Design axi4_dut, start of the top module:
module axi4_dut 
   (
    input wire ACLK,
    input wire ARESETn,
    input wire [4-1:0] MEM_AWID,
    input wire [32-1:0] MEM_AWADDR,
    input wire [8-1:0] MEM_AWLEN,
    input wire [3-1:0] MEM_AWSIZE,
    input wire [2-1:0] MEM_AWBURST,
    input wire [1-1:0] MEM_AWLOCK,
    input wire [4-1:0] MEM_AWCACHE,
    input wire [3-1:0] MEM_AWPROT,
    input wire [4-1:0] MEM_AWQOS,
    input wire MEM_AWVALID,
    output wire MEM_AWREADY,
    input wire [32-1:0] MEM_WDATA,
    input wire [(32/8)-1:0] MEM_WSTRB,
    input wire MEM_WLAST,
    input wire MEM_WVALID,
    output wire MEM_WREADY,
    output wire [4-1:0] MEM_BID,
    output wire [2-1:0] MEM_BRESP,
    output wire MEM_BVALID,
    input wire MEM_BREADY,
    input wire [4-1:0] MEM_ARID,
    input wire [32-1:0] MEM_ARADDR,
    input wire [8-1:0] MEM_ARLEN,
    input wire [3-1:0] MEM_ARSIZE,
    input wire [2-1:0] MEM_ARBURST,
    input wire [1-1:0] MEM_ARLOCK,
    input wire [4-1:0] MEM_ARCACHE,
    input wire [3-1:0] MEM_ARPROT,
    input wire [4-1:0] MEM_ARQOS,
    input wire MEM_ARVALID,
    output wire MEM_ARREADY,
    output wire [4-1:0] MEM_RID,
    output wire [32-1:0] MEM_RDATA,
    output wire [2-1:0] MEM_RRESP,
    output wire MEM_RLAST,
    output wire MEM_RVALID,
    input wire MEM_RREADY
);
reg [32-1:0] reg_bank [0:32-1];
wire	aw_push;
wire	aw_pop;
wire	w_push;
wire	w_pop;
wire	ar_push;
wire	ar_pop;
wire	r_push;
wire	r_pop;
wire	b_push;
wire	b_pop;
wire	aw_fifo_full;
wire	aw_fifo_empty;
wire	w_fifo_full;
wire	w_fifo_empty;
wire	ar_fifo_full;
wire	ar_fifo_empty;
wire	r_fifo_full;
wire	r_fifo_empty;
wire	b_fifo_full;
wire	b_fifo_empty;
wire [(32 + 8 + 3 + 2 + 4 + 3 + 1 + 4 +  4 + 7  )-1:0] aw_fifo_wdata;
wire [(32 + 8 + 3 + 2 + 4 + 3 + 1 + 4 +  4 + 7  )-1:0] aw_fifo_rdata;
wire [( 32 + 8 + 3 + 2 + 4 + 3 +1 +4 +4 + 7 )-1:0] ar_fifo_wdata;
wire [( 32 + 8 + 3 + 2 + 4 + 3 +1 +4 +4 + 7 )-1:0] ar_fifo_rdata;
wire [(1 + (32/8) + 32 )-1:0]  w_fifo_wdata;
wire [(1 + (32/8) + 32 )-1:0]  w_fifo_rdata;
wire [( 32 + 2 + 4 + 2 )-1:0]  r_fifo_rdata;
wire [(2 + 4 )-1:0]  b_fifo_wdata;
wire [(2 + 4 )-1:0]  b_fifo_rdata;
reg [( 32 + 2 + 4 + 2 )-1:0] r_fifo_wdata;
reg [2-1:0] bresp_int;  
axi_fifo #(
  ...
Size in the first run: about 3,400 flip-flops, ~220 I/O pins.
clock: 4.25 ns
lec_check: 0
cap_margin: 20
core_margin: 2
core_utilization: 72
cts_cluster_diameter: 28
cts_cluster_size: 15
max_routing_layer: met4
place_density_lb_addon: 0.19
setup_slack_margin: 0.51
slew_margin: 20
run.sh (not shown) runs the stock make flow with config.mk's settings and CLKGATE_MAP_FILE=.
The starting point stopped in 5_1_grt, error ODB-0269.
Edit:
Settings changed: CORE_UTILIZATION 72 to 70, CTS_CLUSTER_DIAMETER 28 to not set, CTS_CLUSTER_SIZE 15 to not set, MAX_ROUTING_LAYER met4 to not set, PLACE_DENSITY_LB_ADDON 0.19 to not set, SETUP_SLACK_MARGIN 0.51 to 1.0.
Clock period 4.25 ns to 4.15 ns, I/O delays scaled along.
Effect: This time the run reached the layout checks and failed them: negative setup slack; synthesized area stays the same; die area increases by about 3%; synthesized cell count does not change.

* * *

the previous run:
axi4_dut again, from the RTL that the note above started with.
clock: 3.91 ns
lec_check: 0
abc_area: 0
cap_margin: 20
core_aspect_ratio: 0.98
core_margin: 2
core_utilization: 72
cts_cluster_size: 99
gpl_routability_driven: 0
gpl_timing_driven: 1
hold_slack_margin: 0.29
min_routing_layer: met1
place_density: 0.35
setup_slack_margin: 1.12
slew_margin: 20
tns_end_percent: 35
The previous run finished all stages; layout check result: FAIL, due to negative setup slack.
> inputs changed (the previous run -> the current run)
Settings: clearing PLACE_DENSITY, which used to be 0.35; clearing TNS_END_PERCENT, which used to be 35; clearing GPL_TIMING_DRIVEN, which used to be 1; clearing MIN_ROUTING_LAYER, which used to be met1; clearing GPL_ROUTABILITY_DRIVEN, which used to be 0; putting CTS_CLUSTER_DIAMETER at 28 where nothing was set; clearing CORE_ASPECT_RATIO, which used to be 0.98; clearing HOLD_SLACK_MARGIN, which used to be 0.29; clearing CTS_CLUSTER_SIZE, which used to be 99; clearing ABC_AREA, which used to be 0; swapping 1.12 for 0.51 in SETUP_SLACK_MARGIN; swapping 3.91 for 4.25 in the clock period (ns, I/O delays scaled along).
Results
From the logs: the current run reached the end of the flow and failed the layout checks with max-capacitance violations, max-slew violations, negative setup slack. Between the current run and the previous run, it is the current run whose utilization after layout is higher, by 1.8 points. NOTE: sequential portion of the cell area in the current run falls short of that of the previous run. Diff the previous run -> the current run | pin count of the biggest net entering global routing | increase of about 16%. Per the comparison of the current run with the previous run, post-route fraction of the period consumed by the critical path increased 9.4 points, global-route wire length before repair now larger, worst setup margin went down 0.43 ns, detailed placement HPWL now smaller. There was hardly any difference in flop count between the previous run and the current run.

* * *

## wip/yarrow
Starting RTL as in the previous note.
Design axi4_dut, start of the top module:
module axi4_dut 
   (
    input wire ACLK,
    input wire ARESETn,
    input wire [4-1:0] MEM_AWID,
    input wire [32-1:0] MEM_AWADDR,
    input wire [8-1:0] MEM_AWLEN,
    input wire [3-1:0] MEM_AWSIZE,
    input wire [2-1:0] MEM_AWBURST,
    input wire [1-1:0] MEM_AWLOCK,
    input wire [4-1:0] MEM_AWCACHE,
    input wire [3-1:0] MEM_AWPROT,
    input wire [4-1:0] MEM_AWQOS,
    input wire MEM_AWVALID,
    output wire MEM_AWREADY,
    input wire [32-1:0] MEM_WDATA,
    input wire [(32/8)-1:0] MEM_WSTRB,
    input wire MEM_WLAST,
    input wire MEM_WVALID,
    output wire MEM_WREADY,
    output wire [4-1:0] MEM_BID,
    output wire [2-1:0] MEM_BRESP,
    output wire MEM_BVALID,
    input wire MEM_BREADY,
    input wire [4-1:0] MEM_ARID,
    input wire [32-1:0] MEM_ARADDR,
    input wire [8-1:0] MEM_ARLEN,
    input wire [3-1:0] MEM_ARSIZE,
    input wire [2-1:0] MEM_ARBURST,
    input wire [1-1:0] MEM_ARLOCK,
    input wire [4-1:0] MEM_ARCACHE,
    input wire [3-1:0] MEM_ARPROT,
    input wire [4-1:0] MEM_ARQOS,
    input wire MEM_ARVALID,
    output wire MEM_ARREADY,
    output wire [4-1:0] MEM_RID,
    output wire [32-1:0] MEM_RDATA,
    output wire [2-1:0] MEM_RRESP,
    output wire MEM_RLAST,
    output wire MEM_RVALID,
    input wire MEM_RREADY
);
Settings: LEC_CHECK=0, ABC_AREA=0, CAP_MARGIN=20, CORE_ASPECT_RATIO=0.98, CORE_MARGIN=2, CORE_UTILIZATION=72, CTS_CLUSTER_SIZE=37, GPL_ROUTABILITY_DRIVEN=0, GPL_TIMING_DRIVEN=1, HOLD_SLACK_MARGIN=-0.07, MIN_ROUTING_LAYER=met1, PLACE_DENSITY_LB_ADDON=0.0, SETUP_SLACK_MARGIN=1.12, SLEW_MARGIN=20, TNS_END_PERCENT=35; clock period 3.91 ns.
Although wip/yarrow finished all stages, its layout failed final checks on negative setup slack.
The inputs of wip/lagoon differ from those of wip/yarrow as listed below.
- clearing MIN_ROUTING_LAYER, which used to be met1
- swapping 72 for 67 in CORE_UTILIZATION
- clearing GPL_TIMING_DRIVEN, which used to be 1
- clearing CORE_ASPECT_RATIO, which used to be 0.98
- clearing ABC_AREA, which used to be 0
- clearing HOLD_SLACK_MARGIN, which used to be -0.07
- clearing TNS_END_PERCENT, which used to be 35
- clearing SETUP_SLACK_MARGIN, which used to be 1.12
- clearing PLACE_DENSITY_LB_ADDON, which used to be 0.0
- clearing CTS_CLUSTER_SIZE, which used to be 37
- clearing GPL_ROUTABILITY_DRIVEN, which used to be 0
- swapping 3.91 for 6.75 in the clock period (ns, I/O delays scaled along)
### Flow results
wip/lagoon completed end to end with timing, DRC and antenna clean. Side by side, via density per instance turned out lower in wip/lagoon than in wip/yarrow. wip/lagoon falls short of wip/yarrow in total core area. The final reports for wip/lagoon and wip/yarrow show wire length after detailed routing lower in the former. NOTE power in combinational cells wip/yarrow->wip/lagoon decreased by more than half. Per the comparison of wip/lagoon with wip/yarrow, number of cell instances on the worst register-to-register path decreased 4; clock network fraction of design power increased 1.4 points; layout buffering overhead excluding clock cells decreased 3.6 points; clock tree buffer count of the final layout increased 29; final critical-path required period increased 2.06 ns. Looking at power, wip/lagoon sits 48% below wip/yarrow.
No activity file was given, so power comes from the tool's default toggle rates.
